==> flow/design.v (excerpt) <==
module solver (
    input clk,
    input reset,
    input insert,
    input advance,
    input [3:0] value,
    output [40:0] solution
);
(* mem2reg *)
reg [40:0] counts [9];
assign solution =
    counts[0] + counts[1] + counts[2]
    + counts[3] + counts[4] + counts[5]
    + counts[6] + counts[7] + counts[8];
always @(posedge clk) begin
    if (reset) begin
        for (integer i = 0; i < 9; i = i + 1) begin
            counts[i] <= 0;
        end
    end if (insert) begin
        counts[value] <= counts[value] + 1;
    end if (advance) begin
        for (integer i = 1; i < 7; i = i + 1) begin
            counts[i - 1] <= counts[i];
        end
        counts[6] <= counts[7] + counts[0];
        counts[7] <= counts[8];
        counts[8] <= counts[0];
    end
end
endmodule
export LEC_CHECK = 0
export CAP_MARGIN = 20
export CORE_MARGIN = 2
export CORE_UTILIZATION = 40
export SLEW_MARGIN = 20
create_clock -name core_clock -period 8.74 [get_ports {clk}]
run.sh (not shown) runs the stock make flow with config.mk's settings and CLKGATE_MAP_FILE=.
Then changed:
ABC_AREA = 1   (was unset)
CORE_UTILIZATION = 72   (was 40)
CTS_CLUSTER_DIAMETER = 340   (was unset)
CTS_CLUSTER_SIZE = 96   (was unset)
HOLD_SLACK_MARGIN = 0.29   (was unset)
PLACE_DENSITY = 0.39   (was unset)
clock period = 5.03 ns   (was 8.74 ns; I/O delays follow)
After rerunning: The new run aborted during global routing (5_1_grt); die size decreases by 39%; synthesized area increases by 9.0%; synthesized cell count increases by 43%.
Then changed:
ABC_AREA = unset   (was 1)
CTS_CLUSTER_DIAMETER = 96   (was 340)
CTS_CLUSTER_SIZE = 14   (was 96)
HOLD_SLACK_MARGIN = unset   (was 0.29)
PLACE_DENSITY = unset   (was 0.39)
SETUP_SLACK_MARGIN = -0.41   (was unset)
clock period = 4.23 ns   (was 5.03 ns; I/O delays follow)
Outcome:
- The new run did not get past global routing (5_1_grt) (GRT-0232)
- area after synthesis went down by 8.3%
- die area goes down by 8.1%
- synthesized cell count falls by 30%

---

solver again, from the RTL that the note above started with.
Settings: LEC_CHECK=0, ABC_AREA=1, CAP_MARGIN=20, CORE_ASPECT_RATIO=0.92, CORE_MARGIN=2, CORE_UTILIZATION=72, CTS_CLUSTER_DIAMETER=400, CTS_CLUSTER_SIZE=99, PLACE_DENSITY=0.41, SLEW_MARGIN=20, TNS_END_PERCENT=15; clock period 5.85 ns.
The first run ended with an error in global routing, error GRT-0232.
Rerun with:
==> flow/config.mk (replaced) <==
export PLATFORM = sky130hd
export DESIGN_NAME = solver
export DESIGN_NICKNAME = solver
export VERILOG_FILES = /design/flow/design.v
export SDC_FILE = /design/flow/constraint.sdc
export NUM_CORES = 4
export LEC_CHECK = 0
export ABC_AREA = 1
export CAP_MARGIN = 5
export CORE_MARGIN = 2
export CORE_UTILIZATION = 72
export CTS_CLUSTER_DIAMETER = 96
export CTS_CLUSTER_SIZE = 73
export SETUP_SLACK_MARGIN = 0.36
export SLEW_MARGIN = 20
==> flow/constraint.sdc (replaced) <==
create_clock -name core_clock -period 4.23 [get_ports {clk}]
set_input_delay 0.8460 -clock core_clock [delete_from_list [all_inputs] [get_ports {clk}]]
set_output_delay 0.8460 -clock core_clock [all_outputs]
set_load 0.01 [all_outputs]
The new run failed in global routing.
Synthesized area is unchanged.
Die area barely changes.
Synthesized cell count stays the same.
Rerun with:
==> flow/config.mk (replaced) <==
export PLATFORM = sky130hd
export DESIGN_NAME = solver
export DESIGN_NICKNAME = solver
export VERILOG_FILES = /design/flow/design.v
export SDC_FILE = /design/flow/constraint.sdc
export NUM_CORES = 4
export LEC_CHECK = 0
export ABC_AREA = 1
export CAP_MARGIN = 20
export CELL_PAD_IN_SITES_DETAIL_PLACEMENT = 2
export CELL_PAD_IN_SITES_GLOBAL_PLACEMENT = 2
export CORE_ASPECT_RATIO = 0.97
export CORE_MARGIN = 2
export CORE_UTILIZATION = 50
export CTS_CLUSTER_SIZE = 42
export GPL_ROUTABILITY_DRIVEN = 1
export GPL_TIMING_DRIVEN = 0
export HOLD_SLACK_MARGIN = 0.23
export MAX_ROUTING_LAYER = met4
export MIN_ROUTING_LAYER = met2
export SETUP_SLACK_MARGIN = 0.94
export SLEW_MARGIN = 35
==> flow/constraint.sdc (replaced) <==
create_clock -name core_clock -period 9.99 [get_ports {clk}]
set_input_delay 1.9980 -clock core_clock [delete_from_list [all_inputs] [get_ports {clk}]]
set_output_delay 1.9980 -clock core_clock [all_outputs]
set_load 0.01 [all_outputs]
After rerunning:
- This time the run did not get past global placement without I/O
- synthesized area is unchanged
- die size came out higher by 43%
- synthesized cell count does not change
